**design/flow/run.sh**
```bash
#!/bin/bash
# the make line also repeats each setting of config.mk as NAME=value (left out here)
make -C /OpenROAD-flow-scripts/flow DESIGN_CONFIG=/design/flow/config.mk WORK_HOME=/design/flow/orfs CLKGATE_MAP_FILE= finish
```
**design/flow/config.mk**
```make
export PLATFORM = sky130hd
export DESIGN_NAME = processor
export DESIGN_NICKNAME = processor
export VERILOG_FILES = /design/flow/design.v
export SDC_FILE = /design/flow/constraint.sdc
export NUM_CORES = 4
export LEC_CHECK = 0
export CAP_MARGIN = 20
export CORE_MARGIN = 2
export CORE_UTILIZATION = 58
export CTS_CLUSTER_SIZE = 46
export SLEW_MARGIN = 20
export TNS_END_PERCENT = 5
```
**design/flow/constraint.sdc**
```tcl
create_clock -name core_clock -period 4.75 [get_ports {clk}]
set_input_delay 0.9500 -clock core_clock [delete_from_list [all_inputs] [get_ports {clk}]]
set_output_delay 0.9500 -clock core_clock [all_outputs]
set_load 0.01 [all_outputs]
```
**design/flow/design.v**
```verilog
`timescale 1ns / 1ps
module decode(instr,opcode,rd_index,rs_index,rt_index,constant,shamt,address);
input [15:0] instr;
output [3:0] opcode;
output [2:0] rd_index,rs_index,rt_index,shamt;
output [5:0] constant;
output [8:0] address;
assign opcode   = instr[15:12];
assign rd_index = instr[11:9];
assign rs_index = instr[8:6];
assign rt_index = instr[5:3];
assign shamt    = instr[2:0];
assign constant = instr[5:0];
assign address  = instr[11:3];
endmodule
`timescale 1ns / 1ps
module control_unit(instr,opcode,rd_index,rs_index,rt_index,shamt,constant,address);
input [15:0] instr;
output  [3:0] opcode;
output  [2:0] rd_index,rs_index,rt_index,shamt;
output [5:0] constant;
output [8:0] address;
decode call(instr,opcode,rd_index,rs_index,rt_index,constant,shamt,address);
endmodule
`timescale 1ns / 1ps
module ALU(clk,reset,op_code,rd,rs,rt,rd_store,shamt,constant,hi,lo);
input clk,reset;
input [3:0] op_code;                   				  
input [15:0]rs,rt;  								        	  
input [15:0]rd_store;                                
input [5:0] constant;										  
input [2:0] shamt;                				        
reg [31:0] TEMP;                                      
wire [15:0] mem_addr;
output reg[15:0] rd;  							            
output reg[15:0] hi,lo;                             
reg [15:0] RAM [0:7];
assign mem_addr = rs + constant;
always @ (*)
	begin
		TEMP = rs * rt;  
		if(op_code== 0)					 
			begin                    
			rd = rs + rt; 
			end
		else if (op_code==1)				 
			begin               
			rd = rs << shamt;
			end
		else if (op_code==2)				 
			begin           
			rd = rs >> shamt; 
			end
		else if (op_code==4) 			 
			begin           
			rd = lo; 
			end
		else if (op_code==5) 			 
			begin           
			rd = hi;   
			end
		else if (op_code==6) 			 
			begin           
			rd = rs | rt; 
			end
		else if (op_code==7) 			 
			begin 
			rd = rs & rt; 
			end
		else if (op_code==8) 			 
			begin 
			rd = rs + constant; 
			end
		else if (op_code==9) 			 
			begin          
			rd = constant; 
			end         
		else if (op_code==10) 			 
			begin             
			rd = (mem_addr < 8) ? RAM [mem_addr[2:0]] : 16'd0;  
			end
		else   							 
			begin 
			rd = 0; 
			end
	end
always @ (posedge clk, posedge reset)
	begin
	if (reset)
		begin
		hi <= 0;
		lo <= 0;
		RAM[0] <= 16'b 0000000000000001;
		RAM[1] <= 16'b 0000000000000101;                      
		RAM[2] <= 16'b 0000000000000000;
		RAM[3] <= 16'b 0000000000000000;
		RAM[4] <= 16'b 0000000000000011;
		RAM[5] <= 16'b 0000000000000001;
		RAM[6] <= 16'b 0000000000000001;
		RAM[7] <= 16'b 0000000000000001;
		end
	else
		begin
		if (op_code == 3)
			begin
			hi <= TEMP[31:16];     			  
			lo <= TEMP[15:0];					 
			end
		if (op_code == 11 && mem_addr < 8)
			RAM[mem_addr[2:0]] <= rd_store;
		end
	end
endmodule
`timescale 1ns / 1ps
module data_path(clk,reset,op_code,rd_index,rs_index,rt_index,shamt,constant,rd_value,rs_value,rt_value,low,high,SR);
input clk,reset;
input [3:0] op_code;
input [2:0] rd_index, rs_index, rt_index, shamt;
input [5:0] constant;
output [15:0] rd_value;
output reg [15:0] rs_value,rt_value;
output [15:0] low,high;
output reg [15:0] SR;	
wire [15:0] hi,lo;
reg [3:0] flags;
reg wr_en;
reg [15:0] regfile[0:7];
always@(*)
	begin
     if (op_code>=0 && op_code<=7)		 
			begin
			rs_value=regfile[rs_index];
			rt_value=regfile[rt_index];
			end
    else if (op_code>=8 && op_code<=11)  
			begin
			rs_value=regfile[rs_index]; 
			rt_value=0;
			end
    else 
			begin 								 
			rs_value=0;
			rt_value=0; 
			end
	end
always @(*)
	begin	
	flags = 4'b0000;
	if(rs_value==rt_value)
			flags[3]=1;                                	    
	else if(rs_value<rt_value)
			flags[2]=1;                           		   	 
	else if(rs_value[15]==1 && rt_value[15]==1)
			flags[0]=1;                          			   
	else if(rs_value[15]==0 && rt_value[15]==0)
			flags[0]=1;                                 	  
	else if(rs_value[15:0] || rt_value[15:0])
			flags[1]=1;                          			  
	end
always @(*)
	begin
	wr_en = !(op_code == 3 || op_code >= 11);
	end
always @(posedge clk, posedge reset)
	begin
	if (reset)
		begin
		regfile[0] <= 7;
		regfile[1] <= 6;
		regfile[2] <= 5;
		regfile[3] <= 4;
		regfile[4] <= 3;
		regfile[5] <= 2;
		regfile[6] <= 1;
		regfile[7] <= 0;
		SR <= 16'b0000000000000000;
		end
	else
		begin
		if (wr_en)
			regfile[rd_index] <= rd_value;
		SR <= {12'b000000000000, flags};
		end
	end
assign low = lo;
assign high = hi;
ALU call(clk,reset,op_code,rd_value,rs_value,rt_value,regfile[rd_index],shamt,constant,hi,lo);
endmodule
`timescale 1ns / 1ps
module processor(clk,reset,instr,PC,opcode,rd_index,rs_index,rt_index,shamt,constant,address,rd_value,rs_value,rt_value,low_out,high_out,SR);
input clk,reset;
input [15:0] instr;							 
reg [7:0] pc;
output [7:0] PC;
output [3:0] opcode;
output [2:0] rd_index, rs_index, rt_index, shamt;
output [5:0] constant;
output [8:0] address;
output [15:0] rd_value,rs_value,rt_value,low_out,high_out,SR;
always @ (posedge clk,posedge reset)
begin
	if(reset==1)
		begin
		pc<=0;
		end
	else if (pc>14)								 
		begin
		pc <= 0;
		end
	else if(opcode>=12 && opcode<=14) 		 
		begin
		pc <= pc + address; 
		end
	else 
		begin
		pc <= pc + 1; 								 
		end
end
assign PC = pc;
wire [3:0] opcode;
wire [2:0] rd_index,rs_index,rt_index,shamt;
wire [5:0] constant;
wire [8:0] address;
control_unit cal1(instr,opcode,rd_index,rs_index,rt_index,shamt,constant,address);
data_path cal2(clk,reset,opcode,rd_index,rs_index,rt_index,shamt,constant,rd_value,rs_value,rt_value,low_out,high_out,SR);
endmodule 
```
==> results of run 1 <==
cell type report:
class                           instances  share of cell area, %
Clock buffer                           46                   2.49
Tap cell                              622                   1.96
Multi-Input combinational cell       2187                   51.6
Antenna cell                            1                0.00629
Inverter                              274                   2.71
Clock inverter                         20                  0.749
Timing Repair Buffer                  945                   21.6
Sequential cell                       300                   18.9
per-layer routing:
layer  vias to the layer above  track usage (%)  wire [microns]
li1                      11837                -               -
met1                     14165             56.3           43200
met2                      2778             75.7           56600
met3                      1088             16.0           18300
met4                         6             37.8           14600
met5                         -                0              41
timing repair:
item | in CTS | in global routing
pin swaps | 89 | 74
cloned | 4 | 2
endpoints found under the setup margin | 303 | 301
buffers inserted | 62 | 29
gates resized | 384 | 164
per-stage QoR:
step	setup slack, ns	TNS [ns]	cell area [sq um]
6_report	-2.51	-255.43	39800
3_3_place_gp	-3.38	-645.98	35600
5_1_grt	-2.66	-276.28	39800
4_1_cts	-2.26	-198.79	38800
3_5_place_dp	-3.49	-661.45	35600
2_1_floorplan	-2.60	-384.79	28900
==> impl_metrics.tcl, run 1 <==
# metrics dict for downstream scripts
set metrics [dict create \
    status "finished with violations" \
    failed_checks "setup timing" \
    core-area_sq_um 48500 \
    crit_family "adder cells" \
    viasPerCell 6.80 \
    yosys_cells 2970 \
    antenna_found_initial 5 \
    synth-xor-area-share_pct 1.76 \
    internal-power_mw 8.08 \
    synth_cell_types 92 \
    ys_top_logic_family "adder cells" \
    dieWidth_microns 225 \
    power_mw 13.8 \
    grt_use_total_pct 48.9 \
    finalMaxSlewViolations 0 \
    nNetsFinal 4125 \
    ys_sh_simple_pct 12.1 \
    regArea_sq_um 7530 \
    fp_util_pct 58.4 \
    crit_slowest_cell "a221oi_1" \
    worst_pin_slew_ns 1.16 \
    fillCellCount 2705 \
    fin_crit_ns 7.26 \
    cts_num_sinks 300 \
    p_leak_nw 18.3 \
    flop_cell "dfrtp_1" \
    post-route-util_pct 81.9 \
    worst_setup_path_end_kind "register" \
    dp_hpwl_microns 89200 \
    path_depth 28 \
    max_stage_delay_ns 0.65 \
    synth-edff-count 0 \
    synth_top_cell_by_area "dfrtp_1" \
    clkPwrFrac_pct 22.5 \
    synth_chip_area_sq_um 28400 \
    insertion_delay_ns 0.60 \
    grt_pass1_wl_microns 184000 \
    worstHoldStart "cal2.call.RAM[2][5]$_DFFE_PP0P_" \
    synth_seq_share_pct 26.6 \
    start_kind "input port" \
    adder_share_pct 21.2 \
    path_class "in2reg" \
    yosys_warnings 6 \
    p_switching_mw 5.70 \
    logic_area_sq_um 20500 \
    gp_congestion 1.09 \
    ir_drop_uv 402 \
    pg_clk_mw 3.10 \
    worst-path-buf-inv 7 \
    worstHoldPathCells 1 \
    endpoint "cal2.call.hi[12]$_DFFE_PP0N_" \
    synth_flops 300 \
    wirelength_microns 133000 \
    crit_start "instr[8]" \
    drv_cap 0 \
    numPlacedInstances 4231 \
    die_area_sq_um 50700 \
    worst_hold_slack_ns 0.508 \
    finalSetupViolCount 300 \
    clk_pin_slew_ns 0.06 \
    mux_share_pct 17.3 \
    pwr-share-seq_pct 24.5 \
    synth_area_sq_um 28400 \
    io_buffers 140 \
    p_sw_share_pct 41.4 \
    area_delta_synth_final_pct 40.3 \
    postRouteAntennaNets 0 \
    grt_overflow_total 0 \
    common_cells "nand2_1 (295), mux2_2 (282), dfrtp_1 (280), nor2_1 (270), inv_1 (260)" \
    seq_power_mw 3.38 \
    syn_area_per_cell_sq_um 9.55 \
    min_to "cal2.call.RAM[2][5]$_DFFE_PP0P_" \
    die_h_microns 225 \
    combPwrFrac_pct 53.0 \
    cts_made_buffers 36 \
    holdBufCountCts 0 \
    drc 0 \
    fmaxAchievable_mhz 138 \
    cts_root_buf "clkbuf_16" \
    most_common_cell "nand2_1" \
    h-tree-depth 2 \
    r2r_start "cal2.regfile[2][6]$_DFFE_PP0P_" \
    wl_per_cell_microns 30.2 \
    synthArstFlopShare_pct 100 \
    cp.arrival_ns 7.73 \
    yosys.area.top_type_share_pct 24.7 \
    ys_sh_aoi_pct 13.6 \
    drtPass1Iterations 14 \
    rsz0062_at_grt "true" \
    post-route-period-util_pct 153 \
    warnings 64 \
    synthTopCellsByArea "dfrtp_1 (25%), fa_1 (14%), mux2_2 (11%), ha_1 (7.3%), nand2_1 (3.9%)" \
    max_slew_margin_pct 22.1 \
    synth_cells 2970 \
    power.group.top "combinational cells" \
    hold_class "reg2reg" \
    critical_path_required_ns 5.22 \
    setup_slack_ns -2.51 \
    fin_cells 4395 \
    grt_max_degree 93 \
    final-hold-violation-count 0 \
    routed-via-count 29874 \
    reg2reg_depth 26 \
    grt_pass1_vias 30173 \
    std_cell_rows 81 \
    critPathMaxFanout 15 \
    fin_worst_skew_ns 0.0175 \
    rrSetupSlack_ns -2.32 \
    r2r-end "cal2.call.hi[12]$_DFFE_PP0N_" \
    drt_iter0_drc 3712 \
    cts_tree "done" \
    p_comb_mw 7.31 \
    power_density_nw_per_um2 347 \
    cts.path.max_buffers 3 \
    io_pins 153 \
]
==> inputs of run 2 (changes only) <==
CORE_UTILIZATION = 40   (was 58)
CTS_CLUSTER_SIZE = unset   (was 46)
TNS_END_PERCENT = unset   (was 5)
clock period = 8.5 ns   (was 4.75 ns; I/O delays follow)
==> run 2 against run 1 <==
  * The run now finishes clean
  * Final cell count increased by 0.48%
  * Non-clock buffer count decreased by 297
  * Sequential share of layout area rose by 2.1 points
  * Clock-buffer cell count is 7 higher
  * Hold slack worse by 0.019 ns
  * Area after synthesis unchanged
  * Global-route usage shrank 17 points
  * Largest cell class unchanged
  * Largest power group unchanged
  * Flip-flop count is the same
  * Clock skew is 0.0013 ns lower
  * Core utilization decreased by 31 points
  * Sequential power decreased by 43%
  * Highest routed layer unchanged
  * Die size increased by 44%
==> impl_metrics.tcl, run 2 <==
# metrics dict for downstream scripts
set metrics [dict create \
    warnings 62 \
    p_comb_mw 3.42 \
    gp_congestion 1.04 \
    ys_sh_aoi_pct 13.6 \
    worst_setup_path_end_kind "output port" \
    antenna_found_initial 2 \
    dieWidth_microns 270 \
    combPwrFrac_pct 48.7 \
    cts_root_buf "clkbuf_16" \
    place_ws_ns -0.668 \
    yosys_cells 2970 \
    path_class "in2out" \
    grt_pass1_wl_microns 176000 \
    routed-via-count 25960 \
    pwr-share-seq_pct 27.5 \
    synth-xor-area-share_pct 1.76 \
    synth_seq_share_pct 26.6 \
    cp_cell_sequence "buf_2, buf_6, buf_12, or4bb_1, nand4_1, o221a_4, inv_1, buf_4, fa_2, nor2b_2, o31a_1, o21ai_0, a21o_1, or4_1, o211ai_1, nand2_2, buf_4, o31a_1, o21ai_4, clkdlybuf4s50_1" \
    critical_path_required_ns 6.80 \
    io_pins 153 \
    most_common_cell "nand2_1" \
    min_to "cal2.call.RAM[7][15]$_DFFE_PP0P_" \
    viasPerCell 5.88 \
    area_delta_synth_final_pct 26.3 \
    yosys_warnings 6 \
    power.group.top "combinational cells" \
    synthTopCellsByArea "dfrtp_1 (25%), fa_1 (14%), mux2_2 (11%), ha_1 (7.3%), nand2_1 (3.9%)" \
    post-route-period-util_pct 98.1 \
    p_switching_mw 2.85 \
    worst-path-buf-inv 7 \
    synth_chip_area_sq_um 28400 \
    nNetsFinal 3828 \
    pg_clk_mw 1.67 \
    path_depth 20 \
    worstHoldPathCells 1 \
    max_stage_delay_ns 0.59 \
    p_sw_share_pct 40.7 \
    critPathMaxFanout 19 \
    drt_iter0_drc 2741 \
    common_cells "nand2_1 (295), mux2_2 (282), dfrtp_1 (280), nor2_1 (270), inv_1 (260)" \
    crit_slowest_cell "clkdlybuf4s50_1" \
    syn_area_per_cell_sq_um 9.55 \
    flop_cell "dfrtp_1" \
    finalSetupViolCount 0 \
    wirelength_microns 118000 \
    ys_sh_simple_pct 12.1 \
    regArea_sq_um 7530 \
    insertion_delay_ns 0.59 \
    setup_slack_ns 0.159 \
    reg2reg_depth 26 \
    cp.arrival_ns 6.64 \
    rrSetupSlack_ns 1.37 \
    die_h_microns 270 \
    fmaxAchievable_mhz 120 \
    core-area_sq_um 70100 \
    finalMaxSlewViolations 0 \
    synth_cells 2970 \
    io_buffers 140 \
    std_cell_rows 97 \
    hold_class "reg2reg" \
    logic_area_sq_um 19300 \
    ys_top_logic_family "adder cells" \
    cts_tree "done" \
    synth-edff-count 0 \
    final-hold-violation-count 0 \
    seq_power_mw 1.93 \
    grt_pass1_vias 26534 \
    fin_crit_ns 8.34 \
    synthArstFlopShare_pct 100 \
    crit_family "AND-OR/OR-AND gates" \
    rsz0062_at_grt "false" \
    max_slew_margin_pct 30.3 \
    yosys.area.top_type_share_pct 24.7 \
    fin_worst_skew_ns 0.0162 \
    worstHoldStart "cal2.call.RAM[7][15]$_DFFE_PP0P_" \
    adder_share_pct 21.2 \
    cts.path.max_buffers 3 \
    numPlacedInstances 4328 \
    grt_max_degree 168 \
    power_density_nw_per_um2 196 \
    grt_overflow_total 0 \
    endpoint "rd_value[1]" \
    wl_per_cell_microns 26.7 \
    crit_start "instr[7]" \
    post-route-util_pct 51.0 \
    r2r-end "cal2.call.hi[10]$_DFFE_PP0N_" \
    status "timing/DRC/antenna clean" \
    ir_drop_uv 167 \
    h-tree-depth 2 \
    worst_pin_slew_ns 1.02 \
    synth_top_cell_by_area "dfrtp_1" \
    dp_hpwl_microns 92900 \
    drc 0 \
    fin_tns_setup_ns 0 \
    fp_util_pct 40.4 \
    synth_flops 300 \
    cts_made_buffers 36 \
    clk_pin_slew_ns 0.05 \
    cts_num_sinks 300 \
    postRouteAntennaNets 0 \
    drv_cap 0 \
    fillCellCount 6531 \
    die_area_sq_um 73000 \
    fin_cells 4416 \
    synth_area_sq_um 28400 \
    internal-power_mw 4.16 \
    grt_use_total_pct 32.0 \
    mux_share_pct 17.3 \
    synth_cell_types 92 \
    start_kind "input port" \
    clkPwrFrac_pct 23.8 \
    p_leak_nw 16.2 \
    drtPass1Iterations 7 \
    r2r_start "cal2.regfile[0][9]$_DFFE_PP0P_" \
]
run 2: repair_timing:
action / CTS / global route
hold buffers: 0 / 0
pin swaps: 15 / 26
endpoints found under the setup margin: 19 / 27
resized: 38 / 62
hold endpoints to repair: 0 / 0
setup buffers: 9 / 12
run 2: metal layers:
layer	part of all wire (%)	global-route usage, %	wire length (microns)	up-vias
li1	-	-	-	11247
met1	42	43.5	49100	13056
met2	44	48.9	51700	1330
met3	9.0	6.91	10700	325
met4	5.6	14.8	6570	2
met5	0.010	0	12	-
run 2: area by class of cell:
type	instances	share of cell area [%]
multi-input cells	2187	53.8
flip-flops and latches	300	21.0
repair buffers	648	15.4
well taps	940	3.29
inverters	274	2.90
clock buffers	53	2.81
clock inverters	13	0.748
diodes	1	0.00699
run 2: through the flow:
step,power (mW),hold slack (ns),instance area [sq um]
after global routing,7.35,0.515,35800
final,7.01,0.489,35800
after global placement,5.16,0.469,34000
after floorplan,3.51,0.453,28500
after CTS,6.93,0.493,35500
after detailed placement,5.21,0.480,34000
==> inputs of run 3 (changes only) <==
ABC_AREA = 1   (was unset)
CAP_MARGIN = 5   (was 20)
CELL_PAD_IN_SITES_DETAIL_PLACEMENT = 1   (was unset)
CELL_PAD_IN_SITES_GLOBAL_PLACEMENT = 1   (was unset)
CORE_ASPECT_RATIO = 1.65   (was unset)
CORE_MARGIN = 7   (was 2)
CORE_UTILIZATION = 68   (was 40)
PLACE_DENSITY = 0.79   (was unset)
SETUP_SLACK_MARGIN = 0.87   (was unset)
TNS_END_PERCENT = 50   (was unset)
clock period = 12.5 ns   (was 8.5 ns; I/O delays follow)
==> run 3 against run 2 <==
  * The run now fails in 3_1_place_gp_skip_io
  * Die size decreased by 36%
  * Synthesized cell count increased by 25%
  * Area after synthesis decreased by 2.3%
==> impl_metrics.tcl, run 3 <==
# collected from the flow reports
set metrics [dict create \
    synth_cell_types 54 \
    dieWidth_microns 171 \
    adder_share_pct 21.7 \
    fp_util_pct 69.3 \
    error_message "[ERROR GPL-0301] Utilization 106.292 % exceeds 100%." \
    yosys_warnings 6 \
    synth_area_sq_um 27700 \
    failing_step "3_1_place_gp_skip_io" \
    synth_chip_area_sq_um 27700 \
    yosys.area.top_type_share_pct 25.3 \
    flop_cell "dfrtp_1" \
    synth_flops 300 \
    yosys_cells 3701 \
    ys_top_logic_family "simple AND/OR/NAND/NOR gates" \
    status "stopped before the end" \
    die_h_microns 273 \
    synth_top_cell_by_area "dfrtp_1" \
    syn_area_per_cell_sq_um 7.48 \
    synthArstFlopShare_pct 100 \
    ys_sh_simple_pct 24.6 \
    common_cells "nand2_1 (916), inv_1 (567), nor2_1 (296), dfrtp_1 (280), o21ai_0 (218)" \
    synth_seq_share_pct 27.2 \
    std_cell_rows 94 \
    mux_share_pct 1.99 \
    ys_sh_aoi_pct 12.0 \
    synth-xor-area-share_pct 0.885 \
    synthTopCellsByArea "dfrtp_1 (25%), fa_1 (14%), nand2_1 (12%), inv_1 (7.7%), ha_1 (7.5%)" \
    synth_cells 3701 \
    most_common_cell "nand2_1" \
    core-area_sq_um 40000 \
    synth-edff-count 0 \
    die_area_sq_um 46800 \
]
==> inputs of run 4 (changes only) <==
ABC_AREA = unset   (was 1)
CAP_MARGIN = 20   (was 5)
CELL_PAD_IN_SITES_DETAIL_PLACEMENT = unset   (was 1)
CELL_PAD_IN_SITES_GLOBAL_PLACEMENT = unset   (was 1)
CORE_ASPECT_RATIO = unset   (was 1.65)
CORE_MARGIN = 2   (was 7)
CORE_UTILIZATION = 58   (was 68)
CTS_CLUSTER_SIZE = 72   (was unset)
HOLD_SLACK_MARGIN = 0.27   (was unset)
PLACE_DENSITY = unset   (was 0.79)
SETUP_SLACK_MARGIN = unset   (was 0.87)
TNS_END_PERCENT = unset   (was 50)
clock period = 4.77 ns   (was 12.5 ns; I/O delays follow)
==> run 4 against run 3 <==
  * Now fails the layout checks on setup timing
  * Die size is 8.4% higher
  * Synthesized cell count is 20% lower
  * Area after synthesis rose by 2.4%
==> impl_metrics.tcl, run 4 <==
# metrics dict for downstream scripts
set metrics [dict create \
    std_cell_rows 81 \
    grt_overflow_total 0 \
    worstHoldStart "cal2.call.RAM[4][12]$_DFFE_PP0P_" \
    synth-edff-count 0 \
    status "finished with violations" \
    drtPass1Iterations 9 \
    adder_share_pct 21.2 \
    synthTopCellsByArea "dfrtp_1 (25%), fa_1 (14%), mux2_2 (11%), ha_1 (7.3%), nand2_1 (3.9%)" \
    cts_tree "done" \
    r2r_start "cal2.regfile[7][4]$_DFFE_PP0P_" \
    synth_seq_share_pct 26.6 \
    drt_iter0_drc 3644 \
    synth_cells 2970 \
    hold_class "reg2reg" \
    h-tree-depth 2 \
    worst-path-buf-inv 14 \
    fmaxAchievable_mhz 131 \
    min_to "cal2.call.RAM[4][12]$_DFFE_PP0P_" \
    die_area_sq_um 50700 \
    insertion_delay_ns 0.59 \
    internal-power_mw 8.10 \
    grt_use_total_pct 49.9 \
    critPathMaxFanout 7 \
    nNetsFinal 4174 \
    synth_chip_area_sq_um 28400 \
    wirelength_microns 131000 \
    path_class "in2reg" \
    synth_area_sq_um 28400 \
    most_common_cell "nand2_1" \
    synth-xor-area-share_pct 1.76 \
    synthArstFlopShare_pct 100 \
    endpoint "cal2.call.hi[11]$_DFFE_PP0N_" \
    critical_path_required_ns 5.19 \
    clk_pin_slew_ns 0.06 \
    ys_sh_simple_pct 12.1 \
    ys_sh_aoi_pct 13.6 \
    p_sw_share_pct 41.5 \
    core-area_sq_um 48500 \
    synth_cell_types 92 \
    finalSetupViolCount 301 \
    p_comb_mw 7.53 \
    path_depth 35 \
    combPwrFrac_pct 54.4 \
    synth_flops 300 \
    viasPerCell 6.68 \
    reg2reg_depth 26 \
    max_stage_delay_ns 0.61 \
    rrSetupSlack_ns -2.43 \
    power_mw 13.8 \
    dp_hpwl_microns 94500 \
    cts.path.max_buffers 3 \
    io_pins 153 \
    fin_worst_skew_ns 0.0226 \
    p_leak_nw 18.6 \
    placed_area_sq_um 37100 \
    gp_congestion 1.10 \
    r2r-end "cal2.call.hi[11]$_DFFE_PP0N_" \
    yosys.area.top_type_share_pct 24.7 \
    crit_start "instr[4]" \
    crit_family "adder cells" \
    syn_area_per_cell_sq_um 9.55 \
    finalMaxSlewViolations 0 \
    flop_cell "dfrtp_1" \
    cts_made_buffers 36 \
    start_kind "input port" \
    ys_top_logic_family "adder cells" \
    antenna_found_initial 1 \
    cts_num_sinks 300 \
    dieWidth_microns 225 \
    final_area_sq_um 40400 \
    postRouteAntennaNets 0 \
    area_delta_synth_final_pct 42.4 \
    wl_per_cell_microns 29.5 \
    die_h_microns 225 \
    grt_max_degree 96 \
    pwr-share-seq_pct 24.5 \
    post-route-period-util_pct 159 \
    diodes 0 \
    seq_power_mw 3.39 \
    max_slew_margin_pct 30.1 \
    grt_pass1_wl_microns 188000 \
    drv_cap 0 \
    synth_top_cell_by_area "dfrtp_1" \
    ir_drop_uv 445 \
    crit_slowest_cell "fa_2" \
    post-route-util_pct 83.1 \
    fin_crit_ns 7.61 \
    place_ws_ns -3.64 \
    warnings 65 \
    worst_hold_slack_ns 0.507 \
    fp_util_pct 58.4 \
    yosys_warnings 6 \
    pg_clk_mw 2.91 \
    power_density_nw_per_um2 343 \
    crit_top_cell "fa_1" \
    holdBufCountCts 0 \
    setup_slack_ns -2.84 \
    worst_setup_path_end_kind "register" \
    io_buffers 140 \
    routed-via-count 29688 \
    rsz0062_at_grt "true" \
    cp.arrival_ns 8.02 \
    worst_pin_slew_ns 1.04 \
    yosys_cells 2970 \
    cts_root_buf "clkbuf_16" \
    final-hold-violation-count 0 \
    drc 0 \
    failed_checks "setup timing" \
    worstHoldPathCells 1 \
    clkPwrFrac_pct 21.1 \
    grt_pass1_vias 30268 \
    mux_share_pct 17.3 \
    p_switching_mw 5.74 \
    power.group.top "combinational cells" \
    fillCellCount 2635 \
    common_cells "nand2_1 (295), mux2_2 (282), dfrtp_1 (280), nor2_1 (270), inv_1 (260)" \
]
==> run 4: per-layer routing <==
layer	vias to the layer above	track usage, %	wire length (microns)
met3	859	12.9	16500
met2	2519	76.4	57000
met4	0	39.9	13600
met1	14391	59.9	44100
met5	-	0	0
li1	11919	-	-
==> run 4: stage by stage <==
stage / setup TNS [ns] / instances
floorplan: -315.35 / 2981
CTS: -276.28 / 4392
detailed placement: -598.45 / 4268
global placement: -566.21 / 4268
finish: -341.02 / 4442
global route: -352.71 / 4442
==> run 4: cell type report <==
cell class / count / area (sq um) / share of cell area, %
clock buffer: 53 / 1030 / 2.56
clock inverter: 12 / 170 / 0.422
inverter: 274 / 1050 / 2.61
multi-input combinational: 2187 / 21000 / 51.9
sequential: 300 / 7530 / 18.7
tap: 622 / 778 / 1.93
timing repair buffer: 994 / 8840 / 21.9
==> run 4: what timing repair did <==
item / CTS / global route
gates resized: 245 / 102
buffers inserted: 60 / 50
cloned: 2 / 0
setup endpoints to repair: 301 / 302
pin swaps: 84 / 66
==> inputs of run 5 (changes only) <==
CORE_UTILIZATION = 57   (was 58)
CTS_CLUSTER_DIAMETER = 44   (was unset)
CTS_CLUSTER_SIZE = unset   (was 72)
HOLD_SLACK_MARGIN = unset   (was 0.27)
SETUP_SLACK_MARGIN = 1.3   (was unset)
clock period = 4.68 ns   (was 4.77 ns; I/O delays follow)
==> run 5 against run 4 <==
  * The layout still fails its checks (setup timing)
  * Core utilization grew 1.4 points
  * First-iteration DRC count up 25%
  * Power up 10%
  * Hold slack better by 0.0062 ns
  * Critical path type unchanged
  * Synthesized cell count stayed put
  * Clock power increased by 25%
  * Die size increased by 1.7%
  * Clock-buffer cell count shrank 3
  * Clock skew rose by 0.0080 ns
  * Sequential share of layout area is 0.49 points lower
  * Final cell count grew 1.7%
  * Setup slack got worse by 0.26 ns
==> impl_metrics.tcl, run 5 <==
# metrics dict for downstream scripts
set metrics [dict create \
    synth_cells 2970 \
    cts_tree "done" \
    p_comb_mw 8.10 \
    critPathMaxFanout 13 \
    insertion_delay_ns 0.63 \
    post-route-period-util_pct 166 \
    nNetsFinal 4193 \
    crit_family "adder cells" \
    dieWidth_microns 227 \
    core-area_sq_um 49100 \
    crit_start "instr[6]" \
    yosys_cells 2970 \
    fin_tns_setup_ns -349.95 \
    r2r_start "cal2.regfile[3][6]$_DFFE_PP0P_" \
    grt_overflow_total 0 \
    most_common_cell "nand2_1" \
    crit_slowest_cell "fa_1" \
    warnings 67 \
    endpoint "cal2.call.hi[14]$_DFFE_PP0N_" \
    rrSetupSlack_ns -2.84 \
    synth-edff-count 0 \
    placed_area_sq_um 37100 \
    synth_chip_area_sq_um 28400 \
    grt_use_total_pct 52.5 \
    clkPwrFrac_pct 23.8 \
    die_h_microns 227 \
    start_kind "input port" \
    wl_per_cell_microns 32.4 \
    fmaxAchievable_mhz 129 \
    routed-via-count 31296 \
    wirelength_microns 146000 \
    mux_share_pct 17.3 \
    fin_crit_ns 7.78 \
    failed_checks "setup timing" \
    area_delta_synth_final_pct 46.2 \
    grt_use_met2_pct 78.0 \
    viasPerCell 6.93 \
    max_stage_delay_ns 0.68 \
    die_area_sq_um 51500 \
    synth-xor-area-share_pct 1.76 \
    pg_clk_mw 3.63 \
    yosys.area.top_type_share_pct 24.7 \
    dp_hpwl_microns 95400 \
    p_leak_nw 19.0 \
    power.group.top "combinational cells" \
    worstHoldStart "cal2.call.RAM[1][9]$_DFFE_PP0P_" \
    p_sw_share_pct 42.9 \
    regArea_sq_um 7530 \
    finalSetupViolCount 303 \
    setup_slack_ns -3.10 \
    final-hold-violation-count 0 \
    drtPass1Iterations 6 \
    numPlacedInstances 4292 \
    drc 0 \
    fillCellCount 2514 \
    p_switching_mw 6.54 \
    worst_hold_slack_ns 0.514 \
    gp_congestion 1.05 \
    final_area_sq_um 41400 \
    worstHoldPathCells 1 \
    synth_area_sq_um 28400 \
    grtUsageMet1_pct 62.8 \
    cts_root_buf "clkbuf_16" \
    grt_pass1_vias 31000 \
    reg2reg_depth 24 \
    pwr-share-seq_pct 23.0 \
    grt_max_degree 122 \
    status "finished with violations" \
    rsz0062_at_grt "true" \
    min_to "cal2.call.RAM[1][9]$_DFFE_PP0P_" \
    path_depth 26 \
    internal-power_mw 8.70 \
    ys_sh_simple_pct 12.1 \
    cts_num_sinks 300 \
    power_density_nw_per_um2 368 \
    io_pins 153 \
    cts.path.max_buffers 3 \
    worst_pin_slew_ns 1.26 \
    syn_area_per_cell_sq_um 9.55 \
    post-route-util_pct 84.5 \
    cp.arrival_ns 8.32 \
    finalMaxSlewViolations 0 \
    fin_cells 4519 \
    ys_sh_aoi_pct 13.6 \
    adder_share_pct 21.2 \
    h-tree-depth 2 \
    grt.busiest_layer "met2" \
    max_slew_margin_pct 15.5 \
    common_cells "nand2_1 (295), mux2_2 (282), dfrtp_1 (280), nor2_1 (270), inv_1 (260)" \
    critical_path_required_ns 5.22 \
    synth_flops 300 \
    synth_top_cell_by_area "dfrtp_1" \
    synth_cell_types 92 \
    grt_use_met3_pct 20.6 \
    drt_iter0_drc 4561 \
    io_buffers 140 \
    r2r-end "cal2.call.hi[14]$_DFFE_PP0N_" \
    fp_util_pct 57.8 \
    grt_pass1_wl_microns 198000 \
    worst-path-buf-inv 5 \
    postRouteAntennaNets 0 \
    ys_top_logic_family "adder cells" \
    cts_made_buffers 46 \
    combPwrFrac_pct 53.2 \
    logic_area_sq_um 21300 \
    flop_cell "dfrtp_1" \
    place_ws_ns -3.58 \
    fin_worst_skew_ns 0.0306 \
    path_class "in2reg" \
    ir_drop_uv 440 \
    seq_power_mw 3.51 \
    antenna_found_initial 11 \
    clk_pin_slew_ns 0.06 \
    synthArstFlopShare_pct 100 \
    synthTopCellsByArea "dfrtp_1 (25%), fa_1 (14%), mux2_2 (11%), ha_1 (7.3%), nand2_1 (3.9%)" \
    worst_setup_path_end_kind "register" \
    power_mw 15.2 \
    yosys_warnings 6 \
    synth_seq_share_pct 26.6 \
    drv_cap 0 \
    hold_class "reg2reg" \
    std_cell_rows 81 \
]
run 5: cell type report:
class / instances / area share [%]
Antenna cell: 5 / 0.0302
Clock buffer: 50 / 2.86
Clock inverter: 36 / 0.906
Inverter: 274 / 2.61
Multi-Input combinational cell: 2187 / 51.3
Sequential cell: 300 / 18.2
Tap cell: 664 / 2.00
Timing Repair Buffer: 1003 / 22.1
run 5: routing by layer:
| layer | routed length (microns) | share of wire (%) |
|---|---|---|
| met1 | 47100 | 32 |
| met2 | 59900 | 41 |
| met3 | 23200 | 16 |
| met4 | 16000 | 11 |
| met5 | 116 | 0.079 |
run 5: repair_timing:
| item | in CTS | in global routing |
|---|---|---|
| gates resized | 289 | 201 |
| buffers inserted | 79 | 53 |
| cloned | 2 | 2 |
| setup endpoints to repair | 346 | 349 |
| hold buffers | 0 | 0 |
| pin swaps | 81 | 111 |
==> inputs of run 6 (changes only) <==
CORE_UTILIZATION = 65   (was 57)
CTS_CLUSTER_DIAMETER = unset   (was 44)
MAX_ROUTING_LAYER = met4   (was unset)
SETUP_SLACK_MARGIN = 0.74   (was 1.3)
TNS_END_PERCENT = 5   (was unset)
clock period = 4.7 ns   (was 4.68 ns; I/O delays follow)
==> run 6 against run 5 <==
  * The run now fails in 5_1_grt
  * Die size is 12% lower
  * Area after synthesis unchanged
  * Synthesized cell count stayed put
==> impl_metrics.tcl, run 6 <==
# collected from the flow reports
set metrics [dict create \
    fp_util_pct 65.8 \
    synth-xor-area-share_pct 1.76 \
    failing_step "5_1_grt" \
    die_h_microns 213 \
    error_message "[ERROR GRT-0116] Global routing finished with congestion. Check the congestion regions in the DRC Viewer." \
    cts_root_buf "clkbuf_16" \
    adder_share_pct 21.2 \
    ys_sh_simple_pct 12.1 \
    synthTopCellsByArea "dfrtp_1 (25%), fa_1 (14%), mux2_2 (11%), ha_1 (7.3%), nand2_1 (3.9%)" \
    grt_use_total_pct 74.4 \
    std_cell_rows 76 \
    mux_share_pct 17.3 \
    holdBufCountCts 0 \
    io_pins 153 \
    yosys_warnings 6 \
    status "stopped before the end" \
    cts.path.max_buffers 3 \
    ys_sh_aoi_pct 13.6 \
    synth_flops 300 \
    synth_area_sq_um 28400 \
    syn_area_per_cell_sq_um 9.55 \
    cts_made_buffers 34 \
    gp_congestion 1.12 \
    synth_seq_share_pct 26.6 \
    yosys_cells 2970 \
    synth_cells 2970 \
    grt_overflow_total 13 \
    flop_cell "dfrtp_1" \
    cts_num_sinks 300 \
    core-area_sq_um 43100 \
    synth_top_cell_by_area "dfrtp_1" \
    synth-edff-count 0 \
    synthArstFlopShare_pct 100 \
    synth_chip_area_sq_um 28400 \
    ys_top_logic_family "adder cells" \
    yosys.area.top_type_share_pct 24.7 \
    synth_cell_types 92 \
    placed_area_sq_um 35600 \
    io_buffers 140 \
    place_ws_ns -3.58 \
    common_cells "nand2_1 (295), mux2_2 (282), dfrtp_1 (280), nor2_1 (270), inv_1 (260)" \
    dieWidth_microns 213 \
    dp_hpwl_microns 90900 \
    most_common_cell "nand2_1" \
    h-tree-depth 2 \
    die_area_sq_um 45300 \
]
## run 6: timing repair
action,in CTS
gates cloned,4
pin swaps,81
gates resized,425
endpoints found under the setup margin,338
setup buffers,60
## run 6: routing by layer
layer,track usage [%],GRT overflow
met3,55.0,1
met5,-,-
met1,73.2,0
met2,90.6,2
met4,74.1,10
## run 6: stage by stage
stage,TNS (ns),std cells
2_1_floorplan,-407.83,2981
3_3_place_gp,-583.25,4208
3_5_place_dp,-632.38,4208
4_1_cts,-239.43,4333
==> inputs of run 7 (changes only) <==
CTS_CLUSTER_SIZE = 86   (was unset)
clock period = 5.06 ns   (was 4.7 ns; I/O delays follow)
==> run 7 against run 6 <==
  * The run again fails in 5_1_grt
  * Area after synthesis is the same
  * Die size is the same
  * Synthesized cell count is the same
==> impl_metrics.tcl, run 7 <==
# collected from the flow reports
set metrics [dict create \
    status "stopped before the end" \
    failing_step "5_1_grt" \
    error_message "[ERROR GRT-0116] Global routing finished with congestion. Check the congestion regions in the DRC Viewer." \
    io_pins 153 \
    mux_share_pct 17.3 \
    io_buffers 140 \
    die_h_microns 213 \
    yosys_cells 2970 \
    flop_cell "dfrtp_1" \
    synthArstFlopShare_pct 100 \
    common_cells "nand2_1 (295), mux2_2 (282), dfrtp_1 (280), nor2_1 (270), inv_1 (260)" \
    place_ws_ns -3.37 \
    synth-xor-area-share_pct 1.76 \
    synth_chip_area_sq_um 28400 \
    syn_area_per_cell_sq_um 9.55 \
    cts_num_sinks 300 \
    synth_cell_types 92 \
    adder_share_pct 21.2 \
    core-area_sq_um 43100 \
    synth_seq_share_pct 26.6 \
    h-tree-depth 2 \
    synth_flops 300 \
    grt_overflow_total 147 \
    cts.path.max_buffers 3 \
    most_common_cell "nand2_1" \
    synth_area_sq_um 28400 \
    synthTopCellsByArea "dfrtp_1 (25%), fa_1 (14%), mux2_2 (11%), ha_1 (7.3%), nand2_1 (3.9%)" \
    yosys.area.top_type_share_pct 24.7 \
    synth_cells 2970 \
    gp_congestion 1.10 \
    yosys_warnings 6 \
    dieWidth_microns 213 \
    dp_hpwl_microns 91300 \
    cts_made_buffers 35 \
    grt_use_total_pct 75.6 \
    synth-edff-count 0 \
    cts_root_buf "clkbuf_16" \
    placed_area_sq_um 35500 \
    holdBufCountCts 0 \
    ys_sh_aoi_pct 13.6 \
    std_cell_rows 76 \
    ys_top_logic_family "adder cells" \
    die_area_sq_um 45300 \
    fp_util_pct 65.8 \
    synth_top_cell_by_area "dfrtp_1" \
    ys_sh_simple_pct 12.1 \
]
==> run 7: metrics by stage <==
stage | util [%] | std cells
floorplan | - | 2981
global placement | 82.4 | 4186
detailed placement | 82.4 | 4186
CTS | 89.9 | 4324
==> run 7: what timing repair did <==
action	CTS
endpoints found under the setup margin	324
gates resized	414
pin swaps	84
setup buffers	71
cloned	4
==> run 7: layer usage <==
metal	overflow	track usage (%)
met1	3	75.9
met2	71	93.0
met4	69	73.8
met3	4	53.6
met5	-	-
==> inputs of run 8 (changes only) <==
CORE_UTILIZATION = 58   (was 65)
CTS_CLUSTER_SIZE = unset   (was 86)
MAX_ROUTING_LAYER = unset   (was met4)
PLACE_DENSITY_LB_ADDON = 0.12   (was unset)
SETUP_SLACK_MARGIN = 1.63   (was 0.74)
TNS_END_PERCENT = unset   (was 5)
clock period = 5.61 ns   (was 5.06 ns; I/O delays follow)
==> run 8 against run 7 <==
  * Now fails the layout checks on setup timing
  * Synthesized cell count is the same
  * Area after synthesis is the same
  * Die size grew 12%
==> impl_metrics.tcl, run 8 <==
# metrics dict for downstream scripts
set metrics [dict create \
    synth_cells 2970 \
    insertion_delay_ns 0.62 \
    finalMaxSlewViolations 0 \
    cp.arrival_ns 8.33 \
    seq_power_mw 2.87 \
    met1_length_microns 47000 \
    cts_tree "done" \
    drc 0 \
    power_density_nw_per_um2 299 \
    final-hold-violation-count 0 \
    synth_area_sq_um 28400 \
    postRouteAntennaNets 0 \
    io_buffers 140 \
    routed-via-count 31268 \
    dieWidth_microns 225 \
    critical_path_required_ns 6.11 \
    grt_pass1_wl_microns 204000 \
    cts_root_buf "clkbuf_16" \
    worstHoldPathCells 1 \
    path_depth 30 \
    place_ws_ns -2.94 \
    worst_pin_slew_ns 1.25 \
    ys_sh_simple_pct 12.1 \
    finalSetupViolCount 290 \
    max_stage_delay_ns 0.74 \
    die_h_microns 225 \
    setup_slack_ns -2.22 \
    clkPwrFrac_pct 21.0 \
    cts.path.max_buffers 3 \
    dr_wl_met2_microns 61500 \
    drtPass1Iterations 9 \
    wirelength_microns 149000 \
    drt_iter0_drc 5597 \
    most_common_cell "nand2_1" \
    flop_cell "dfrtp_1" \
    warnings 68 \
    area_delta_synth_final_pct 45.5 \
    internal-power_mw 7.01 \
    worstHoldStart "cal2.call.RAM[6][7]$_DFFE_PP0P_" \
    fin_worst_skew_ns 0.0462 \
    synth-xor-area-share_pct 1.76 \
    start_kind "input port" \
    p_sw_share_pct 43.2 \
    synth_flops 300 \
    drv_cap 0 \
    worst_setup_path_end_kind "register" \
    syn_area_per_cell_sq_um 9.55 \
    fp_util_pct 58.4 \
    dp_hpwl_microns 94400 \
    grt_use_total_pct 55.2 \
    r2r-end "cal2.call.hi[14]$_DFFE_PP0N_" \
    ys_top_logic_family "adder cells" \
    wl_met3_microns 23000 \
    worst_hold_slack_ns 0.515 \
    rrSetupSlack_ns -1.76 \
    crit_slowest_cell "fa_1" \
    grt_max_degree 134 \
    fin_crit_ns 7.83 \
    ys_sh_aoi_pct 13.6 \
    clk_pin_slew_ns 0.06 \
    nNetsFinal 4156 \
    die_area_sq_um 50700 \
    synth_top_cell_by_area "dfrtp_1" \
    gp_congestion 1.10 \
    antenna_found_initial 12 \
    core-area_sq_um 48500 \
    synth_chip_area_sq_um 28400 \
    p_comb_mw 6.88 \
    hold_class "reg2reg" \
    wl_per_cell_microns 33.7 \
    grt_overflow_total 0 \
    holdBufCountCts 0 \
    endpoint "cal2.call.hi[14]$_DFFE_PP0N_" \
    io_pins 153 \
    synth_seq_share_pct 26.6 \
    combPwrFrac_pct 55.7 \
    pwr-share-seq_pct 23.3 \
    cts_num_sinks 300 \
    highest_layer "met5" \
    status "finished with violations" \
    fin_tns_setup_ns -171.34 \
    synth-edff-count 0 \
    critPathMaxFanout 7 \
    viasPerCell 7.06 \
    worst-path-buf-inv 10 \
    min_to "cal2.call.RAM[6][7]$_DFFE_PP0P_" \
    crit_family "adder cells" \
    common_cells "nand2_1 (295), mux2_2 (282), dfrtp_1 (280), nor2_1 (270), inv_1 (260)" \
    mux_share_pct 17.3 \
    path_class "in2reg" \
    fillCellCount 2394 \
    pg_clk_mw 2.59 \
    rsz0062_at_grt "true" \
    std_cell_rows 81 \
    grt_pass1_vias 31313 \
    synthTopCellsByArea "dfrtp_1 (25%), fa_1 (14%), mux2_2 (11%), ha_1 (7.3%), nand2_1 (3.9%)" \
    cts_made_buffers 36 \
    h-tree-depth 2 \
    synth_cell_types 92 \
    reg2reg_depth 28 \
    yosys.area.top_type_share_pct 24.7 \
    post-route-period-util_pct 140 \
    synthArstFlopShare_pct 100 \
    power.group.top "combinational cells" \
    ir_drop_uv 341 \
    failed_checks "setup timing" \
    crit_start "instr[8]" \
    p_leak_nw 18.8 \
    yosys_warnings 6 \
    max_slew_margin_pct 16.4 \
    adder_share_pct 21.2 \
    p_switching_mw 5.33 \
    yosys_cells 2970 \
    fmaxAchievable_mhz 128 \
    r2r_start "cal2.regfile[5][1]$_DFFE_PP1P_" \
]
## run 8: what timing repair did
action | CTS | global route
buffers inserted | 102 | 55
setup endpoints to repair | 338 | 342
endpoints found under the hold margin | 0 | 0
pin swaps | 119 | 106
cloned | 5 | 2
gates resized | 348 | 190
## run 8: stage by stage
step                instance area, sq um  cells  power (mW)  util (%)
finish                             41200   4431        12.3      85.0
global route                       41200   4426        12.6      84.9
CTS                                40000   4368        11.4      82.3
detailed placement                 36700   4195        8.45      75.6
global placement                   36700   4195        8.27      75.6
floorplan                          30200   2981        5.65         -
## run 8: area by class of cell
| class | count | area [sq um] | area share [%] |
|---|---|---|---|
| multi-input cells | 2187 | 21600 | 52.3 |
| repair buffers | 976 | 9070 | 22.0 |
| flip-flops and latches | 300 | 7530 | 18.3 |
| inverters | 274 | 1060 | 2.58 |
| clock buffers | 47 | 992 | 2.41 |
| well taps | 622 | 778 | 1.89 |
| clock inverters | 19 | 220 | 0.534 |
| diodes | 6 | 15.0 | 0.0364 |
## run 8: metal layers
layer / up-vias / global-route usage, %
met3: 1316 / 21.0
li1: 11878 / -
met5: - / 0.978
met4: 4 / 45.1
met1: 14859 / 63.7
met2: 3211 / 81.5
==> inputs of run 9 (changes only) <==
PLACE_DENSITY_LB_ADDON = unset   (was 0.12)
SETUP_SLACK_MARGIN = -0.45   (was 1.63)
clock period = 4.68 ns   (was 5.61 ns; I/O delays follow)
==> run 9 against run 8 <==
  * The layout still fails its checks (setup timing)
  * Synthesized cell count did not move
  * Die size did not move
  * Clock skew rose by 0.0014 ns
  * Sequential power rose by about 20%
  * Non-clock buffer count rose by 1
  * Critical path depth fell by 2
  * First-iteration DRC count fell by 16%
  * Sequential share of layout area rose by 0.43 points
  * Register-to-register slack got worse by 0.78 ns
  * Clock-buffer cell count rose by 6
==> impl_metrics.tcl, run 9 <==
# metrics dict for downstream scripts
set metrics [dict create \
    status "finished with violations" \
    failed_checks "setup timing" \
    p_switching_mw 6.08 \
    worst_setup_path_end_kind "register" \
    ys_sh_simple_pct 12.1 \
    logic_area_sq_um 21000 \
    fin_worst_skew_ns 0.0475 \
    ys_top_logic_family "adder cells" \
    grt_overflow_total 0 \
    antenna_found_initial 8 \
    most_common_cell "nand2_1" \
    cts.path.max_buffers 3 \
    seq_power_mw 3.43 \
    hold_class "reg2reg" \
    core-area_sq_um 48500 \
    cts_tree "done" \
    insertion_delay_ns 0.59 \
    worst-path-buf-inv 8 \
    endpoint "cal2.call.hi[14]$_DFFE_PP0N_" \
    start_kind "input port" \
    path_class "in2reg" \
    flop_cell "dfrtp_1" \
    dp_hpwl_microns 93100 \
    holdBufCountCts 0 \
    nNetsFinal 4156 \
    worst_hold_slack_ns 0.504 \
    area_delta_synth_final_pct 42.1 \
    synth_cells 2970 \
    p_leak_nw 18.4 \
    rsz0062_at_grt "true" \
    cts_root_buf "clkbuf_16" \
    yosys.area.top_type_share_pct 24.7 \
    combPwrFrac_pct 55.8 \
    synthArstFlopShare_pct 100 \
    crit_family "adder cells" \
    synthTopCellsByArea "dfrtp_1 (25%), fa_1 (14%), mux2_2 (11%), ha_1 (7.3%), nand2_1 (3.9%)" \
    wl_per_cell_microns 30.7 \
    r2r_start "cal2.regfile[1][14]$_DFFE_PP0P_" \
    adder_share_pct 21.2 \
    yosys_warnings 6 \
    worstHoldStart "cal2.call.RAM[1][15]$_DFFE_PP0P_" \
    finalMaxSlewViolations 0 \
    post-route-util_pct 83.0 \
    critical_path_required_ns 5.18 \
    common_cells "nand2_1 (295), mux2_2 (282), dfrtp_1 (280), nor2_1 (270), inv_1 (260)" \
    p_comb_mw 8.02 \
    crit_top_cell "fa_1" \
    regArea_sq_um 7530 \
    min_to "cal2.call.RAM[1][15]$_DFFE_PP0P_" \
    h-tree-depth 2 \
    synth-xor-area-share_pct 1.76 \
    cp.arrival_ns 8.14 \
    path_depth 28 \
    final-hold-violation-count 0 \
    synth_top_cell_by_area "dfrtp_1" \
    grt_pass1_vias 30241 \
    ys_sh_aoi_pct 13.6 \
    clk_pin_slew_ns 0.07 \
    grt_max_degree 83 \
    yosys_cells 2970 \
    pwr-share-seq_pct 23.9 \
    drv_cap 0 \
    io_buffers 140 \
    viasPerCell 6.85 \
    io_pins 153 \
    reg2reg_depth 25 \
    crit_slowest_cell "a221oi_1" \
    cts_made_buffers 35 \
    dieWidth_microns 225 \
    max_slew_margin_pct 22.9 \
    gp_congestion 1.08 \
    fmaxAchievable_mhz 131 \
    std_cell_rows 81 \
    fin_cells 4425 \
    clkPwrFrac_pct 20.3 \
    fillCellCount 2651 \
    drtPass1Iterations 9 \
    numPlacedInstances 4231 \
    synth_flops 300 \
    grt_use_met2_pct 72.2 \
    worstHoldPathCells 1 \
    r2r-end "cal2.call.hi[14]$_DFFE_PP0N_" \
    post-route-period-util_pct 163 \
    finalSetupViolCount 302 \
    synth_cell_types 92 \
    drt_iter0_drc 4717 \
    grt_pass1_wl_microns 192000 \
    fp_util_pct 58.4 \
    power.group.top "combinational cells" \
    rrSetupSlack_ns -2.54 \
    die_h_microns 225 \
    routed-via-count 30298 \
    ir_drop_uv 432 \
    postRouteAntennaNets 0 \
    warnings 64 \
    crit_start "instr[6]" \
    fin_crit_ns 7.64 \
    critPathMaxFanout 8 \
    grt_use_total_pct 51.5 \
    die_area_sq_um 50700 \
    mux_share_pct 17.3 \
    drc 0 \
    synth_seq_share_pct 26.6 \
    synth_chip_area_sq_um 28400 \
    internal-power_mw 8.29 \
    p_sw_share_pct 42.3 \
    power_density_nw_per_um2 357 \
    wirelength_microns 136000 \
    worst_pin_slew_ns 1.15 \
    synth_area_sq_um 28400 \
    pg_clk_mw 2.92 \
    grt.busiest_layer "met2" \
    cts_num_sinks 300 \
    grt_use_met3_pct 24.4 \
    setup_slack_ns -2.96 \
    place_ws_ns -3.58 \
    syn_area_per_cell_sq_um 9.55 \
    max_stage_delay_ns 0.75 \
    grtUsageMet1_pct 64.1 \
    synth-edff-count 0 \
]
run 9: layer usage:
| metal | part of all wire [%] | wire length (microns) |
|---|---|---|
| met3 | 15 | 20800 |
| met4 | 8.7 | 11800 |
| met5 | 0.20 | 266 |
| met1 | 35 | 47300 |
| met2 | 41 | 55700 |
run 9: cell type report:
class / instances / area share, %
Antenna cell: 4 / 0.0248
Multi-Input combinational cell: 2187 / 52.1
Inverter: 274 / 2.69
Clock inverter: 8 / 0.276
Sequential cell: 300 / 18.7
Clock buffer: 53 / 2.62
Timing Repair Buffer: 977 / 21.7
Tap cell: 622 / 1.93
run 9: per-stage QoR:
step | TNS, ns | total power [mW] | cell area (sq um)
2_1_floorplan | -350.95 | 6.67 | 29500
3_3_place_gp | -612.61 | 9.88 | 36100
3_5_place_dp | -660.78 | 10.1 | 36100
4_1_cts | -237.46 | 13.4 | 39000
5_1_grt | -320.36 | 14.7 | 40300
6_report | -319.08 | 14.4 | 40300
run 9: what timing repair did:
action                                  4_1_cts  5_1_grt
setup buffers                                81       67
resized                                     315      211
cloned                                        6        1
endpoints found under the setup margin      301      293
pin swaps                                    87      121
==> inputs of run 10 (changes only) <==
CORE_UTILIZATION = 66   (was 58)
MAX_ROUTING_LAYER = met4   (was unset)
SETUP_SLACK_MARGIN = -0.46   (was -0.45)
clock period = 6.91 ns   (was 4.68 ns; I/O delays follow)
==> run 10 against run 9 <==
  * The run now fails in 5_1_grt
  * Area after synthesis stayed put
  * Synthesized cell count unchanged
  * Die size is 12% lower
==> impl_metrics.tcl, run 10 <==
# collected from the flow reports
set metrics [dict create \
    status "stopped before the end" \
    failing_step "5_1_grt" \
    synth_cell_types 92 \
    io_buffers 140 \
    common_cells "nand2_1 (295), mux2_2 (282), dfrtp_1 (280), nor2_1 (270), inv_1 (260)" \
    syn_area_per_cell_sq_um 9.55 \
    yosys.area.top_type_share_pct 24.7 \
    io_pins 153 \
    placed_area_sq_um 34100 \
    mux_share_pct 17.3 \
    cts_root_buf "clkbuf_16" \
    synth-xor-area-share_pct 1.76 \
    std_cell_rows 75 \
    fp_util_pct 67.3 \
    adder_share_pct 21.2 \
    cts.path.max_buffers 3 \
    synth_cells 2970 \
    yosys_cells 2970 \
    most_common_cell "nand2_1" \
    synth_seq_share_pct 26.6 \
    synth_chip_area_sq_um 28400 \
    yosys_warnings 6 \
    core-area_sq_um 42100 \
    synth_top_cell_by_area "dfrtp_1" \
    cts_made_buffers 34 \
    synthArstFlopShare_pct 100 \
    ys_top_logic_family "adder cells" \
    die_area_sq_um 44600 \
    ys_sh_simple_pct 12.1 \
    synth_flops 300 \
    place_ws_ns -1.94 \
    die_h_microns 211 \
    gp_congestion 1.07 \
    synthTopCellsByArea "dfrtp_1 (25%), fa_1 (14%), mux2_2 (11%), ha_1 (7.3%), nand2_1 (3.9%)" \
    flop_cell "dfrtp_1" \
    synth-edff-count 0 \
    synth_area_sq_um 28400 \
    holdBufCountCts 0 \
    ys_sh_aoi_pct 13.6 \
    cts_num_sinks 300 \
    dieWidth_microns 211 \
    dp_hpwl_microns 88200 \
    h-tree-depth 2 \
]
==> run 10: timing repair <==
action | 4_1_cts
gates resized | 138
pin swaps | 38
endpoints found under the setup margin | 35
setup buffers | 30
cloned | 1
==> run 10: stage by stage <==
stage,instances,utilization (%)
after CTS,4046,84.7
after detailed placement,3971,80.9
after global placement,3971,80.9
after floorplan,2981,-
==> inputs of run 11 (changes only) <==
ABC_AREA = 1   (was unset)
CORE_UTILIZATION = 70   (was 66)
CTS_CLUSTER_DIAMETER = 42   (was unset)
MAX_ROUTING_LAYER = unset   (was met4)
SETUP_SLACK_MARGIN = 0.6   (was -0.46)
clock period = 4.05 ns   (was 6.91 ns; I/O delays follow)
==> run 11 against run 10 <==
  * The flow stops in 4_1_cts
  * Area after synthesis shrank 2.3%
  * Synthesized cell count grew 25%
  * Die size shrank 7.7%
==> impl_metrics.tcl, run 11 <==
# collected from the flow reports
set metrics [dict create \
    status "stopped before the end" \
    failing_step "4_1_cts" \
    error_message "[ERROR DPL-0038] Utilization greater than 100%, impossible to legalize" \
    common_cells "nand2_1 (916), inv_1 (567), nor2_1 (296), dfrtp_1 (280), o21ai_0 (218)" \
    fp_util_pct 71.3 \
    flop_cell "dfrtp_1" \
    synthTopCellsByArea "dfrtp_1 (25%), fa_1 (14%), nand2_1 (12%), inv_1 (7.7%), ha_1 (7.5%)" \
    numPlacedInstances 4879 \
    io_pins 153 \
    synthArstFlopShare_pct 100 \
    ys_sh_simple_pct 24.6 \
    synth_seq_share_pct 27.2 \
    die_h_microns 203 \
    synth-xor-area-share_pct 0.885 \
    synth_top_cell_by_area "dfrtp_1" \
    mux_share_pct 1.99 \
    dp_hpwl_microns 93200 \
    std_cell_rows 72 \
    synth-edff-count 0 \
    synth_cell_types 54 \
    synth_flops 300 \
    yosys_cells 3701 \
    ys_top_logic_family "simple AND/OR/NAND/NOR gates" \
    synth_cells 3701 \
    ys_sh_aoi_pct 12.0 \
    synth_chip_area_sq_um 27700 \
    die_area_sq_um 41200 \
    gp_congestion 1.22 \
    io_buffers 140 \
    syn_area_per_cell_sq_um 7.48 \
    adder_share_pct 21.7 \
    yosys_warnings 6 \
    most_common_cell "nand2_1" \
    dieWidth_microns 203 \
    yosys.area.top_type_share_pct 25.3 \
    core-area_sq_um 38800 \
    synth_area_sq_um 27700 \
]
[run 11: per-stage QoR]
stage               cell area [sq um]  setup slack [ns]
global placement                35100             -3.73
floorplan                       28800             -2.78
detailed placement              35100             -4.11
==> inputs of run 12 (changes only) <==
CORE_ASPECT_RATIO = 0.91   (was unset)
CORE_UTILIZATION = 72   (was 70)
MAX_ROUTING_LAYER = met4   (was unset)
PLACE_DENSITY_LB_ADDON = 0.2   (was unset)
SETUP_SLACK_MARGIN = 0.96   (was 0.6)
==> run 12 against run 11 <==
  * The flow again stops in 4_1_cts
  * Die size is 2.7% lower
  * Synthesized cell count stayed put
  * Area after synthesis stayed put
==> impl_metrics.tcl, run 12 <==
# collected from the flow reports
set metrics [dict create \
    adder_share_pct 21.7 \
    place_ws_ns -4.44 \
    std_cell_rows 68 \
    yosys_warnings 6 \
    synthArstFlopShare_pct 100 \
    ys_top_logic_family "simple AND/OR/NAND/NOR gates" \
    synth_chip_area_sq_um 27700 \
    io_buffers 140 \
    error_message "[ERROR DPL-0038] Utilization greater than 100%, impossible to legalize" \
    synth_flops 300 \
    placed_area_sq_um 35200 \
    syn_area_per_cell_sq_um 7.48 \
    dieWidth_microns 210 \
    core-area_sq_um 37900 \
    synth_cell_types 54 \
    die_area_sq_um 40100 \
    status "stopped before the end" \
    most_common_cell "nand2_1" \
    synth-edff-count 0 \
    fp_util_pct 73.0 \
    yosys.area.top_type_share_pct 25.3 \
    synth_top_cell_by_area "dfrtp_1" \
    synth_area_sq_um 27700 \
    ys_sh_aoi_pct 12.0 \
    die_h_microns 191 \
    common_cells "nand2_1 (916), inv_1 (567), nor2_1 (296), dfrtp_1 (280), o21ai_0 (218)" \
    io_pins 153 \
    dp_hpwl_microns 101000 \
    synth_cells 3701 \
    synthTopCellsByArea "dfrtp_1 (25%), fa_1 (14%), nand2_1 (12%), inv_1 (7.7%), ha_1 (7.5%)" \
    mux_share_pct 1.99 \
    failing_step "4_1_cts" \
    yosys_cells 3701 \
    synth-xor-area-share_pct 0.885 \
    ys_sh_simple_pct 24.6 \
    synth_seq_share_pct 27.2 \
    gp_congestion 1.33 \
    flop_cell "dfrtp_1" \
]
## run 12: metrics by stage
| stage | util [%] | hold WS [ns] | instances | total power, mW |
|---|---|---|---|---|
| 2_1_floorplan | - | 0.448 | 3712 | 6.30 |
| 3_3_place_gp | 92.7 | 0.458 | 4862 | 8.70 |
| 3_5_place_dp | 92.7 | 0.474 | 4862 | 9.13 |
==> inputs of run 13 (changes only) <==
CORE_ASPECT_RATIO = 0.5   (was 0.91)
CTS_CLUSTER_DIAMETER = 301   (was 42)
CTS_CLUSTER_SIZE = 98   (was unset)
MAX_ROUTING_LAYER = unset   (was met4)
PLACE_DENSITY = 0.4   (was unset)
PLACE_DENSITY_LB_ADDON = unset   (was 0.2)
SETUP_SLACK_MARGIN = 1.83   (was 0.96)
TNS_END_PERCENT = 10   (was unset)
clock period = 6.2 ns   (was 4.05 ns; I/O delays follow)
==> run 13 against run 12 <==
  * The flow again stops in 4_1_cts
  * Synthesized cell count stayed put
  * Die size is 0.23% higher
  * Area after synthesis unchanged
==> impl_metrics.tcl, run 13 <==
# collected from the flow reports
set metrics [dict create \
    dieWidth_microns 281 \
    numPlacedInstances 4778 \
    gp_congestion 1.22 \
    yosys.area.top_type_share_pct 25.3 \
    yosys_warnings 6 \
    ys_sh_simple_pct 24.6 \
    synth_cells 3701 \
    synth_area_sq_um 27700 \
    synth-xor-area-share_pct 0.885 \
    synthArstFlopShare_pct 100 \
    adder_share_pct 21.7 \
    syn_area_per_cell_sq_um 7.48 \
    std_cell_rows 50 \
    most_common_cell "nand2_1" \
    dp_hpwl_microns 87500 \
    synth_top_cell_by_area "dfrtp_1" \
    io_buffers 140 \
    core-area_sq_um 37700 \
    die_h_microns 143 \
    synth_seq_share_pct 27.2 \
    synth-edff-count 0 \
    yosys_cells 3701 \
    io_pins 153 \
    flop_cell "dfrtp_1" \
    mux_share_pct 1.99 \
    common_cells "nand2_1 (916), inv_1 (567), nor2_1 (296), dfrtp_1 (280), o21ai_0 (218)" \
    die_area_sq_um 40100 \
    failing_step "4_1_cts" \
    synth_chip_area_sq_um 27700 \
    synth_cell_types 54 \
    status "stopped before the end" \
    fp_util_pct 73.5 \
    error_message "[ERROR DPL-0033] detailed placement checks failed during check placement." \
    ys_top_logic_family "simple AND/OR/NAND/NOR gates" \
    ys_sh_aoi_pct 12.0 \
    synth_flops 300 \
    synthTopCellsByArea "dfrtp_1 (25%), fa_1 (14%), nand2_1 (12%), inv_1 (7.7%), ha_1 (7.5%)" \
]
run 13: per-stage QoR:
step / power (mW) / util, % / worst slack (ns) / instance area [sq um] / TNS, ns
2_1_floorplan: 4.01 / - / -1.09 / 28000 / -18.34
3_3_place_gp: 5.53 / 89.6 / -2.08 / 33800 / -102.85
3_5_place_dp: 5.69 / 89.6 / -2.59 / 33800 / -164.02
==> inputs of run 14 (changes only) <==
ABC_AREA = unset   (was 1)
CORE_ASPECT_RATIO = unset   (was 0.5)
CORE_UTILIZATION = 70   (was 72)
CTS_CLUSTER_DIAMETER = 42   (was 301)
CTS_CLUSTER_SIZE = unset   (was 98)
PLACE_DENSITY = unset   (was 0.4)
SETUP_SLACK_MARGIN = unset   (was 1.83)
TNS_END_PERCENT = unset   (was 10)
clock period = 4.34 ns   (was 6.2 ns; I/O delays follow)
==> run 14 against run 13 <==
  * The flow again stops in 4_1_cts
  * Die size is 4.9% higher
  * Synthesized cell count is 20% lower
  * Area after synthesis rose by 2.4%
==> impl_metrics.tcl, run 14 <==
# collected from the flow reports
set metrics [dict create \
    status "stopped before the end" \
    failing_step "4_1_cts" \
    error_message "[ERROR DPL-0038] Utilization greater than 100%, impossible to legalize" \
    synth_top_cell_by_area "dfrtp_1" \
    synth_cell_types 92 \
    syn_area_per_cell_sq_um 9.55 \
    adder_share_pct 21.2 \
    synth-edff-count 0 \
    most_common_cell "nand2_1" \
    dieWidth_microns 205 \
    synth_area_sq_um 28400 \
    die_area_sq_um 42100 \
    core-area_sq_um 39800 \
    numPlacedInstances 4103 \
    yosys_cells 2970 \
    synth_seq_share_pct 26.6 \
    gp_congestion 1.26 \
    synth-xor-area-share_pct 1.76 \
    synth_flops 300 \
    ys_sh_aoi_pct 13.6 \
    mux_share_pct 17.3 \
    ys_top_logic_family "adder cells" \
    dp_hpwl_microns 94100 \
    synth_cells 2970 \
    io_pins 153 \
    die_h_microns 205 \
    std_cell_rows 73 \
    yosys_warnings 6 \
    flop_cell "dfrtp_1" \
    io_buffers 140 \
    synth_chip_area_sq_um 28400 \
    synthArstFlopShare_pct 100 \
    ys_sh_simple_pct 12.1 \
    fp_util_pct 71.2 \
    common_cells "nand2_1 (295), mux2_2 (282), dfrtp_1 (280), nor2_1 (270), inv_1 (260)" \
    synthTopCellsByArea "dfrtp_1 (25%), fa_1 (14%), mux2_2 (11%), ha_1 (7.3%), nand2_1 (3.9%)" \
    yosys.area.top_type_share_pct 24.7 \
]
-- run 14: metrics by stage --
| step | area [sq um] | utilization (%) | setup WS (ns) |
|---|---|---|---|
| 2_1_floorplan | 30200 | - | -2.91 |
| 3_3_place_gp | 36500 | 91.6 | -3.82 |
| 3_5_place_dp | 36500 | 91.6 | -4.02 |
Power figures rest on the tool's default switching activity, not on a simulated workload.
